Design mac_unit, start of the top module:
module mac_unit(input clk,en,clr,
                input [15:0]a,b,
                output [39:0]c);
wire [31:0]temp1;
mul_16x16 m1(clk,a,b,temp1);
accumulator a1(clk,en,clr,temp1,c);
endmodule
make LEC_CHECK=0 ABC_AREA=1 CAP_MARGIN=5 CELL_PAD_IN_SITES_DETAIL_PLACEMENT=0 CELL_PAD_IN_SITES_GLOBAL_PLACEMENT=1 CORE_MARGIN=2 CORE_UTILIZATION=72 CTS_CLUSTER_SIZE=17 GPL_ROUTABILITY_DRIVEN=0 MAX_ROUTING_LAYER=met4 SETUP_SLACK_MARGIN=-0.49 SLEW_MARGIN=20 finish   # period 6.93 ns
run.sh (not shown) runs the stock make flow with config.mk's settings and CLKGATE_MAP_FILE=.
The baseline did not get past global placement without I/O (3_1_place_gp_skip_io) with GPL-0301.
Change:
Settings changed: CAP_MARGIN 5 to 20, CELL_PAD_IN_SITES_DETAIL_PLACEMENT 0 to default, CELL_PAD_IN_SITES_GLOBAL_PLACEMENT 1 to default, CTS_CLUSTER_SIZE 17 to 98, GPL_ROUTABILITY_DRIVEN 0 to default, MAX_ROUTING_LAYER met4 to default, SETUP_SLACK_MARGIN -0.49 to default.
Clock period 6.93 ns to 6.57 ns, I/O delays scaled along.
The changed run produced a layout that fails on setup timing.
Die size is unchanged.
Synthesized area stays the same.
Synthesized cell count is unchanged.
Change:
Settings changed: CORE_ASPECT_RATIO from default to 0.5, CTS_CLUSTER_DIAMETER from default to 400, HOLD_SLACK_MARGIN from default to 0.28, PLACE_DENSITY from default to 0.36, SETUP_SLACK_MARGIN from default to 1.54, TNS_END_PERCENT from default to 10.
What happened: The new run completed, yet does not pass: setup timing; area after synthesis is unchanged; wire length went down by 1.8%; worst hold slack hardly moves; worst setup slack improved by 0.19 ns; clock skew stays flat; via count fell by 1.0%; final area goes down by 2.3%; global-route usage came out higher by 0.93 points; non-clock buffer count grows by 17.
Change:
Settings changed: ABC_AREA 1 to default, CORE_ASPECT_RATIO 0.5 to default, CORE_UTILIZATION 72 to 13, CTS_CLUSTER_DIAMETER 400 to default, CTS_CLUSTER_SIZE 98 to default, HOLD_SLACK_MARGIN 0.28 to default, PLACE_DENSITY 0.36 to default, SETUP_SLACK_MARGIN 1.54 to default, TNS_END_PERCENT 10 to default.
Clock period 6.57 ns to 19.7 ns, I/O delays scaled along.
What happened: Now the flow finished clean; clock-buffer cell count is unchanged; wire length drops by 23%; register-to-register slack improved by 12 ns; synthesized area goes down by 9.4%; cell area came out lower by 7.3%; maximum frequency fell by 7.0%; sequential share of layout area grows by 1.3 points; worst setup slack improved by 12 ns; via count is lower by 31%.
Change:
Settings changed: ABC_AREA from default to 1, CORE_UTILIZATION 13 to 70, SETUP_SLACK_MARGIN from default to 1.8.
Clock period 19.7 ns to 13.9 ns, I/O delays scaled along.
Global-route usage rises by 28 points.
Core utilization rises by 66 points.
Non-clock buffer count rises by 30.
Via count rises by 39%.
Sequential share of layout area falls by 0.77 points.
Register-to-register slack is worse by 4.8 ns.
Setup slack is worse by 4.8 ns.
First-iteration DRC count rises to 3.6 times its value.
Hold slack stays flat.
Synthesized cell count rises by 44%.
Change:
Settings changed: ABC_AREA 1 to default, CORE_UTILIZATION 70 to 72, SETUP_SLACK_MARGIN 1.8 to default.
Clock period 13.9 ns to 9.89 ns, I/O delays scaled along.
Effect:
- With this change the flow reached the layout checks and failed them: setup timing
- die area decreases by 12%
- final area fell by 4.6%
- synthesized area went down by 9.4%
- global-route usage rose by 2.6 points
- worst setup slack gets worse by 3.9 ns
- routed wire length shrinks by 6.6%
- core utilization came out higher by 7.6 points
- hold slack hardly moves
- via count drops by 17%

---

oak:
Starting RTL as in the previous note.
==> flow/config.mk <==
export PLATFORM = sky130hd
export DESIGN_NAME = mac_unit
export DESIGN_NICKNAME = mac_unit
export VERILOG_FILES = /design/flow/design.v
export SDC_FILE = /design/flow/constraint.sdc
export NUM_CORES = 4
export LEC_CHECK = 0
export ABC_AREA = 1
export CAP_MARGIN = 20
export CELL_PAD_IN_SITES_DETAIL_PLACEMENT = 2
export CELL_PAD_IN_SITES_GLOBAL_PLACEMENT = 3
export CORE_ASPECT_RATIO = 0.65
export CORE_MARGIN = 2
export CORE_UTILIZATION = 17
export CTS_CLUSTER_SIZE = 78
export GPL_ROUTABILITY_DRIVEN = 0
export GPL_TIMING_DRIVEN = 1
export HOLD_SLACK_MARGIN = 0.23
export MAX_ROUTING_LAYER = met4
export MIN_ROUTING_LAYER = met1
export PLACE_DENSITY_LB_ADDON = 0.16
export SLEW_MARGIN = 35
export TNS_END_PERCENT = 40
==> flow/constraint.sdc <==
create_clock -name core_clock -period 13.5 [get_ports {clk}]
set_input_delay 2.7000 -clock core_clock [delete_from_list [all_inputs] [get_ports {clk}]]
set_output_delay 2.7000 -clock core_clock [all_outputs]
set_load 0.01 [all_outputs]
What the final checks of oak revealed, after a flow that finished every stage, was a layout that fails on setup timing.
Edits applied to the flow inputs when going from oak to pine:
Settings: SLEW_MARGIN: 35 -> 20; CELL_PAD_IN_SITES_GLOBAL_PLACEMENT: 3 -> unset; GPL_TIMING_DRIVEN: 1 -> unset; HOLD_SLACK_MARGIN: 0.23 -> unset; CAP_MARGIN: 20 -> 35; CELL_PAD_IN_SITES_DETAIL_PLACEMENT: 2 -> unset; CORE_ASPECT_RATIO: 0.65 -> 1.49; CTS_CLUSTER_SIZE: 78 -> 100; TNS_END_PERCENT: 40 -> unset; PLACE_DENSITY_LB_ADDON: 0.16 -> unset; CORE_UTILIZATION: 17 -> 59; CTS_CLUSTER_DIAMETER: unset -> 310; MIN_ROUTING_LAYER: met1 -> unset; MAX_ROUTING_LAYER: met4 -> unset; GPL_ROUTABILITY_DRIVEN: 0 -> unset.
Findings:
Every stage of the flow completed for pine, and the final layout passed the timing, DRC and antenna checks.
met2 as the most utilized layer in the global route result was reported by pine, and met1 by oak.
Final clock period utilization by the worst path: pine vs oak down 1.8 points
Comparing oak against pine, there is no change at all in count of buffers from port buffering.
The delay contributed by the slowest stage of the critical path in pine sits 0.03 ns above the value recorded for oak.
Changes observed in pine relative to oak: area of the multi-input gates dropped 0.46%, number of detailed-route iterations in the first pass now sits at about the same level, Yosys chip area neither gained nor lost much.
Relative to pine, the following input files were edited for birch:
Settings: setting PLACE_DENSITY to 0.41 for the first time; removing ABC_AREA (formerly 1); changing CTS_CLUSTER_SIZE from 100 to 98; changing CORE_MARGIN from 2 to 8; changing CORE_UTILIZATION from 59 to 61; changing CORE_ASPECT_RATIO from 1.49 to 0.93; setting TNS_END_PERCENT to 5 for the first time.
==> results <==
- birch went all the way through the flow, and no timing, DRC or antenna check failed.
- [compare] base=pine new=birch: detailed placement HPWL decreased by 26% relative to the old numbers, pin count of the biggest net entering global routing decreased 21, die area rose 370 µm², number of endpoints failing setup at the final stage ~0 delta, routability congestion estimate from global placement fell about 11%.
- Delta(data required time of the worst path, birch - pine) < 0
- Between pine and birch, the cell count went down.
- Layout overhead on the synthesized area essentially unchanged between birch and pine.
- Logic share of the area is lower on pine
Relative to birch, the following input files were edited for maple:
Settings: CORE_UTILIZATION changed from 61 to 45; PLACE_DENSITY removed (was 0.41); GPL_TIMING_DRIVEN newly set to 1; CTS_CLUSTER_DIAMETER removed (was 310); CELL_PAD_IN_SITES_GLOBAL_PLACEMENT newly set to 1; HOLD_SLACK_MARGIN newly set to 0.23; CAP_MARGIN changed from 35 to 20; CELL_PAD_IN_SITES_DETAIL_PLACEMENT newly set to 2; SLEW_MARGIN changed from 20 to 35; TNS_END_PERCENT removed (was 5); CORE_MARGIN changed from 8 to 6; CTS_CLUSTER_SIZE changed from 98 to 41; PLACE_DENSITY_LB_ADDON newly set to 0.16; CORE_ASPECT_RATIO removed (was 0.93); GPL_ROUTABILITY_DRIVEN newly set to 0.
### Flow results
- Delta (maple minus birch): total die size now larger.
- Between birch and maple, clock period minus worst slack increased.
- maple vs birch — total half-perimeter wirelength after legalization and detailed placement rose 49%.
- Compare birch and maple | met3 usage in global routing higher: maple
- maple against birch: depth of the most critical reg-to-reg path comparable, area added between synthesis and finish increased by 3.7 points relative to the old numbers.
- Although maple finished all stages, its layout failed final checks on setup timing.

---

## wip/harbor
mac_unit again, from the RTL that the note above started with.
Design mac_unit, start of the top module:
module mac_unit(input clk,en,clr,
                input [15:0]a,b,
                output [39:0]c);
wire [31:0]temp1;
mul_16x16 m1(clk,a,b,temp1);
accumulator a1(clk,en,clr,temp1,c);
endmodule
clock: 11.7 ns
lec_check: 0
abc_area: 1
cap_margin: 20
core_margin: 2
core_utilization: 72
cts_cluster_diameter: 218
cts_cluster_size: 79
gpl_routability_driven: 0
place_density_lb_addon: 0.08
setup_slack_margin: -1.13
slew_margin: 40
STATUS run=wip/harbor STAGES=ALL_DONE FINAL_CHECKS=FAILED CAUSE=negative setup slack
[inputs] wip/umber vs wip/harbor
Settings: CORE_UTILIZATION: 72 -> 40; PLACE_DENSITY_LB_ADDON: 0.08 -> unset; SLEW_MARGIN: 40 -> 20; SETUP_SLACK_MARGIN: -1.13 -> unset; CTS_CLUSTER_DIAMETER: 218 -> unset; GPL_ROUTABILITY_DRIVEN: 0 -> unset; CTS_CLUSTER_SIZE: 79 -> unset; ABC_AREA: 1 -> unset; the clock period (ns, I/O delays scaled along): 11.7 -> 9.88.
### Flow results
What the final checks of wip/umber revealed, after a flow that finished every stage, was a layout that fails on negative setup slack. ~same CTS clock-pin slew for the worst setup and hold paths in wip/harbor and wip/umber. wip/umber vs wip/harbor — number of fill cells rose 160%. The setup slack of wip/umber is smaller than that of wip/harbor. Synthesis-to-layout area growth, wip/harbor and wip/umber, lower one = wip/harbor. Taking wip/harbor as the reference, in wip/umber count of instances resized after the clock tree is built picked up an extra 25; first-pass GRT wire length lost 13 mm. Higher first-iteration DRC count was reported by wip/harbor, not wip/umber. Summary — die area, wip/umber relative to wip/harbor: higher, by 61%.
Setup changes, wip/umber to wip/indigo
Settings: setting CTS_CLUSTER_DIAMETER to 106 for the first time; setting ABC_AREA to 1 for the first time; changing CORE_UTILIZATION from 40 to 70; setting SETUP_SLACK_MARGIN to -0.71 for the first time; changing the clock period (ns, I/O delays scaled along) from 9.88 to 11.7.
Findings:
- The flow for wip/indigo finished, though final verification flagged negative setup slack.
- Compared with wip/umber, in wip/indigo chip area in the Yosys report went up by 1600 um2; fraction of area in multi-input gates lost 2.5 points; HPWL reported at the end of detailed placement rose by about 26%; number of instances resized during post-cts repair shrank by 3.
- Number of distinct standard cells referenced by the synthesized netlist: wip/indigo < wip/umber
Here is what was changed in the inputs of wip/tundra compared with wip/indigo.
Settings: removing ABC_AREA (formerly 1); removing SETUP_SLACK_MARGIN (formerly -0.71); changing CORE_UTILIZATION from 70 to 40; removing CTS_CLUSTER_DIAMETER (formerly 106); changing the clock period (ns, I/O delays scaled along) from 11.7 to 13.5.
==> comparison <==
Having completed the whole flow, wip/tundra delivered a layout that passed the timing, DRC and antenna checks. Going from wip/indigo to wip/tundra, net count of the mapped netlist shrinks by 25%. The area growth from synthesis to layout on wip/indigo is in line with that on wip/tundra. wip/tundra against wip/indigo; length of routed wiring on met1 is down by a little under 10%. Instance area at placement ends up higher on wip/indigo. wip/tundra vs. wip/indigo: sequential share of layout area went up by 1.8 points. NOTE: highest cell delay on the worst timing path in wip/tundra exceeds that of wip/indigo. Of the two values seen for beginning of the critical path, m1.m3.mu3.m3.clk_a[1] was produced by wip/indigo and m1.m2.mu2.m1.clk_b[1] by wip/tundra.
> inputs changed (wip/tundra -> wip/violet)
Settings: SLEW_MARGIN changed from 20 to 40; CORE_ASPECT_RATIO newly set to 1.05; CTS_CLUSTER_SIZE newly set to 98; GPL_ROUTABILITY_DRIVEN newly set to 1; CAP_MARGIN changed from 20 to 5; CORE_UTILIZATION changed from 40 to 44; GPL_TIMING_DRIVEN newly set to 0.
Findings:
wip/violet completed; timing, DRC and antenna clean
The final period demand of the worst path of wip/violet falls short of that of wip/tundra by 0.0078 ns.
Sort wip/tundra and wip/violet by floorplan die width desc -> top: wip/tundra
Compared with wip/tundra, in wip/violet met1 capacity usage during global routing went up 2.2 points; final net count rose by 11; number of standard cells in the layout, taps in and fillers out fell 39; layout inverter count without the clock tree flat; largest fanout on the critical path went up by 3.
Re area of the core: wip/violet is 9.6% down on wip/tundra.
Modified inputs, wip/yarrow compared to wip/violet
Settings: CORE_MARGIN now 6, was 2; CELL_PAD_IN_SITES_GLOBAL_PLACEMENT now 3, previously not set; GPL_ROUTABILITY_DRIVEN now 0, was 1; TNS_END_PERCENT now 85, previously not set; the clock period (ns, I/O delays scaled along) now 9.8, was 13.5.
- Layout checks on wip/yarrow: not met. Flow itself completed; violations: negative setup slack.
- wip/yarrow — die area about 8% higher, wip/violet as reference
- Looking at non-clock buffering overhead in the final layout, wip/yarrow sits 0.89 points higher than wip/violet does.
